Setup of job 1314:
==> flow/design.v <==
`timescale 1ns / 1ps
module logical(
input [15:0] a,b,
input [3*8:0] sel,
output reg [15:0] x
    );
 always@(*)
begin
    case(sel)
    "~": 
            x=~a;
    "|": 
            x=a|b;
    "&": 
            x=a&b;
    "~&": 
            x=~(a&b);
    "~|": 
            x=~(a|b);
    "^": 
            x=a^b;
    "~^": 
            x=~(a^b);
    "<<": 
            x=a<<1;
    ">>": 
            x=a>>1;
    "asl": 
            x={a[14:0],1'b0};
    "asr": 
            x={a[15],a[15:1]};
    "rol": 
            x={a[14:0],a[15]};
    "ror": 
            x={a[0],a[15:1]};  
    "cmp": 
            if(a>b)
                x=1;
             else if(a<b)
                x=16'hffff;
             else
                x=0;  
     default:
            x=0;
     endcase
end
endmodule
`timescale 1ns / 1ps
module arithmetic(
input [15:0] A,
input [15:0] B,
input [8:0] sel,
output reg [15:0] Sum,
output reg Cout
    );
wire [15:0] B_comp;
twos_comp TC(B,B_comp);
reg [15:0] b;
wire [15:0] S1;
wire c1;
adder A1( A, b, S1, c1);
always @(*)
case(sel)
"+" : begin
        b = B;
        Sum = S1;
        Cout = c1;
      end
"-" : begin
        b = B_comp;
        Sum = S1;
        Cout = 0;
      end       
default : begin
        b = B;
        Sum = 0;
        Cout = 0;
        end       
endcase 
endmodule
module adder(
input [15:0] A,
input [15:0] B,
output [15:0] Sum,
output Cout
    );
wire [2:0] cout_cla;
wire Cin;
assign Cin = 0;
carry_look_ahead CLA1(A[3:0],B[3:0], Cin, cout_cla[0]);
carry_look_ahead CLA2(A[7:4],B[7:4], cout_cla[0], cout_cla[1]);
carry_look_ahead CLA3(A[11:8],B[11:8], cout_cla[1], cout_cla[2] );  
carry_look_ahead CLA4(A[15:12],B[15:12], cout_cla[2], Cout );
ripple_carry_adder RCA1(A[3:0], B[3:0], Cin, Sum[3:0]);
ripple_carry_adder RCA2(A[7:4], B[7:4],cout_cla[0], Sum[7:4]);
ripple_carry_adder RCA3(A[11:8], B[11:8], cout_cla[1], Sum[11:8]);
ripple_carry_adder RCA4(A[15:12], B[15:12], cout_cla[2], Sum[15:12]);  
endmodule
module full_adder(
input a, b, cin,
output sum, cout
);
    assign sum = a ^ b ^ cin;
    assign cout = (a & b) | (b & cin) | (cin & a);
endmodule
module ripple_carry_adder(
    input [3:0] a, b,
    input cin,
    output [3:0] sum
);
    wire [3:0] c;
    full_adder FA1(a[0], b[0], cin, sum[0], c[0]);
    full_adder FA2(a[1], b[1], c[0], sum[1], c[1]);
    full_adder FA3(a[2], b[2], c[1], sum[2], c[2]);
    full_adder FA4(a[3], b[3], c[2], sum[3], c[3]);
endmodule
module carry_look_ahead(
input [3:0]a,b,
input Cin,
output Cout1);
wire [3:0]p,g;
assign p = a^b;
assign g = a&b;
assign Cout1 =  g[3] | (p[3] & g[2]) | (p[3] & p[2] & g[1]) | (p[3] & p[2] & p[1] & g[0]) | (p[3] & p[2] & p[1] & p[0] & Cin);
endmodule
module twos_comp(
input [15:0]B,
output [15:0]B_comp
);
assign B_comp = ~B + 1'b1;
endmodule
`timescale 1ns / 1ps
module multiplier( input clk, input[15:0]A1, B1, output reg [31:0] C);
integer i;
reg [31:0]A2;
reg [15:0]B2;
always@(posedge clk )
begin
		C=0;
		A2[15:0]=A1;
		A2[31:16]=0;
		B2=B1;
        for (i=0;i<16;i=i+1)
        begin
			if(B1[i]==1'b0)
			begin
				C=C+0;
			end
			else
			begin
				C=C+(A1<<i);
			end
		end
end
endmodule
`timescale 1ns / 1ps
module ALU(
input clk,
input [15:0]a,b,
input [3*8:0] op,
output  reg [31:0]out
    );
wire [15:0]z1,z2;
wire [31:0]z3;
reg [15:0] a1, a2, a3, b1, b2, b3;
reg [1:0] sel;
wire Cout;
always @(*)
if(  op == "" || op == "~" || op == "|" || op == "&" || op == "~&" || op == "~|" ||
     op == "^" || op == "~^" || op == ">>" || op == "<<" || op == "asr" || 
     op == "asl" || op == "ror" || op == "rol" || op == "cmp" )
 sel = 2'b00;
else if(op == "+" || op == "-")
    sel = 2'b01;
else if( op == "*" )
    sel = 2'b10;
else
    sel = 2'b00;
logical L(a1, b1, op, z1);
arithmetic AA1( a2,b2,op,z2,Cout);
multiplier M( clk,a3, b3, z3);
always @(*)
case(sel)
2'b00 : begin
        a1 = a;
        a2 = 0;
        a3 = 0;
        b1 = b;
        b2 = 0;
        b3 = 0;
        out[15:0] = z1;
        out[31:16] = 0;
        end
2'b01  : begin
        a1 = 0;
        a2 = a;
        a3 = 0;
        b1 = 0;
        b2 = b;
        b3 = 0;
        out[15:0] = z2;
        out[16] = Cout;
        out[31:17] = 0;
        end     
default :  begin
        a1 = 0;
        a2 = 0;
        a3 = a;
        b1 = 0;
        b2 = 0;
        b3 = b;
       out = z3;
        end            
endcase
endmodule
Settings: LEC_CHECK=0, CAP_MARGIN=20, CORE_MARGIN=2, CORE_UTILIZATION=40, GPL_TIMING_DRIVEN=0, HOLD_SLACK_MARGIN=0.01, MAX_ROUTING_LAYER=met4, PLACE_DENSITY_LB_ADDON=0.3, SLEW_MARGIN=20; clock period 28.0 ns.
run.sh (not shown) runs the stock make flow with config.mk's settings and CLKGATE_MAP_FILE=.
Job 1314 reached the final stage; the timing, DRC and antenna checks on its layout passed.
Changes in job 3103 relative to job 1314:
# job 1314
export LEC_CHECK = 0
export CAP_MARGIN = 20
export CORE_MARGIN = 2
export CORE_UTILIZATION = 40
export GPL_TIMING_DRIVEN = 0
export HOLD_SLACK_MARGIN = 0.01
export MAX_ROUTING_LAYER = met4
export PLACE_DENSITY_LB_ADDON = 0.3
export SLEW_MARGIN = 20
create_clock -name core_clock -period 28.0 [get_ports {clk}]
# job 3103
export LEC_CHECK = 0
export CAP_MARGIN = 20
export CORE_MARGIN = 2
export CORE_UTILIZATION = 56
export CTS_CLUSTER_DIAMETER = 190
export CTS_CLUSTER_SIZE = 93
export PLACE_DENSITY = 0.36
export SLEW_MARGIN = 20
export TNS_END_PERCENT = 15
create_clock -name core_clock -period 28.0 [get_ports {clk}]
Findings:
- Job 3103: no failed stages, no open violations at the end
- Re combined buffer and inverter count along the critical path: job 1314 was higher than job 3103.
- Job 3103 has maximum frequency above what job 1314 had.
- Worst setup slack delta for job 3103 relative to job 1314: 0.26 ns higher
- On total die size, job 3103 does better than job 1314.
- The required time at the endpoint of the critical path in job 3103 was higher than what job 1314 gave.
- Power, job 3103 and job 1314: larger value in job 1314
- Going from job 1314 to job 3103, wire length of the first global-routing pass shrinks by 11%.
- Final cell count of job 3103 falls short of that of job 1314 by a little under 10%.
Changes in job 7325 relative to job 3103:
# job 3103
export LEC_CHECK = 0
export CAP_MARGIN = 20
export CORE_MARGIN = 2
export CORE_UTILIZATION = 56
export CTS_CLUSTER_DIAMETER = 190
export CTS_CLUSTER_SIZE = 93
export PLACE_DENSITY = 0.36
export SLEW_MARGIN = 20
export TNS_END_PERCENT = 15
create_clock -name core_clock -period 28.0 [get_ports {clk}]
# job 7325
export LEC_CHECK = 0
export CAP_MARGIN = 20
export CORE_MARGIN = 2
export CORE_UTILIZATION = 13
export SLEW_MARGIN = 20
create_clock -name core_clock -period 35.4 [get_ports {clk}]
### Flow results
Job 7325 ran to completion and came out clean on the timing, DRC and antenna checks.
| total power | job 7325 vs job 3103 | 17% lower |
Power in sequential cells (job 7325 vs. job 3103) decreases by more than 10%
Combinational share of power: job 7325 < job 3103
A slowest cell on the critical path of sky130_fd_sc_hd__and2_1 is what job 7325 shows, while sky130_fd_sc_hd__clkdlybuf4s50_1 belongs to job 3103.
Compared with job 3103, in job 7325 share of the cycle needed by the critical path after routing has decreased; die size has increased; clock buffer count has increased; total net switching power has decreased.
The startpoint of the worst setup timing path comes out op[6] in one run and op[1] in the other, namely in job 3103 and job 7325 respectively.
Compared with job 3103, in job 7325 logic gate fraction of the total cell area saw a decrease, power density normalized to cell area saw a decrease.
[inputs] job 8740 vs job 7325
# job 7325
export LEC_CHECK = 0
export CAP_MARGIN = 20
export CORE_MARGIN = 2
export CORE_UTILIZATION = 13
export SLEW_MARGIN = 20
create_clock -name core_clock -period 35.4 [get_ports {clk}]
# job 8740
export LEC_CHECK = 0
export CAP_MARGIN = 20
export CORE_MARGIN = 2
export CORE_UTILIZATION = 50
export SETUP_SLACK_MARGIN = -0.2
export SLEW_MARGIN = 20
create_clock -name core_clock -period 15.0 [get_ports {clk}]
### Flow results
- Job 7325 reached the final stage; the timing, DRC and antenna checks on its layout passed.
- Nothing crashed in job 8740 and all stages finished; the problem is that the final layout failed, the offending checks being negative setup slack.
- Job 8740 vs job 7325, hold slack went down by 4.06 ns.
- Final non-filler cell total of job 8740 falls short of that of job 7325 by more than 10%.
- Between job 7325 and job 8740, the flow reports overall via count from detail_route increasing by more than 10%.
- Worst max-slew margin expressed relative to the limit ended up 16 points higher on job 8740 than on job 7325.
- Compare job 7325 and job 8740 | cell area lower: job 7325
- Reported for job 7325 and job 8740, synthesized netlist cell count turned out identical to the last digit.
- Of job 7325 and job 8740, the lower minimum setup slack in the final design belongs to job 8740.
### job 8740 -> job 605
# job 8740
export LEC_CHECK = 0
export CAP_MARGIN = 20
export CORE_MARGIN = 2
export CORE_UTILIZATION = 50
export SETUP_SLACK_MARGIN = -0.2
export SLEW_MARGIN = 20
create_clock -name core_clock -period 15.0 [get_ports {clk}]
# job 605
export LEC_CHECK = 0
export CAP_MARGIN = 20
export CORE_MARGIN = 2
export CORE_UTILIZATION = 40
export SETUP_SLACK_MARGIN = 3.51
export SLEW_MARGIN = 20
create_clock -name core_clock -period 27.1 [get_ports {clk}]
[summary]
Job 605 vs. job 8740: critical path depth climbed 8.8%, placed cell area dropped about 20%, relative area change from synthesis to final layout dropped 21 points, clock-buffer cell count dropped 1.
No stage failed in job 605, and the final checks on the layout all came back clean.
Between job 605 and job 8740, the count of non-filler cells in the finished layout is higher for job 8740.
Worst hold margin: job 605 > job 8740
Between job 605 and job 8740, the worst setup slack is higher for job 605.
The inputs of job 6873 differ from those of job 605 as listed below.
# job 605
export LEC_CHECK = 0
export CAP_MARGIN = 20
export CORE_MARGIN = 2
export CORE_UTILIZATION = 40
export SETUP_SLACK_MARGIN = 3.51
export SLEW_MARGIN = 20
create_clock -name core_clock -period 27.1 [get_ports {clk}]
# job 6873
export LEC_CHECK = 0
export CAP_MARGIN = 20
export CORE_MARGIN = 2
export CORE_UTILIZATION = 27
export SLEW_MARGIN = 20
create_clock -name core_clock -period 32.6 [get_ports {clk}]
==> results <==
- The number of endpoints failing setup at the final stage of job 605 and that of job 6873 are within noise of each other.
- The cell area in job 6873 sits about 18% below the value recorded for job 605.
- The fraction of area in clock buffers and inverters on job 6873 is in line with that on job 605.
- The number of global-route vias before repair number comes out higher for job 605 vs job 6873.
- Fraction of standard cell area in multi-input logic | job 6873 above job 605
Power and IR drop assume default switching activity.
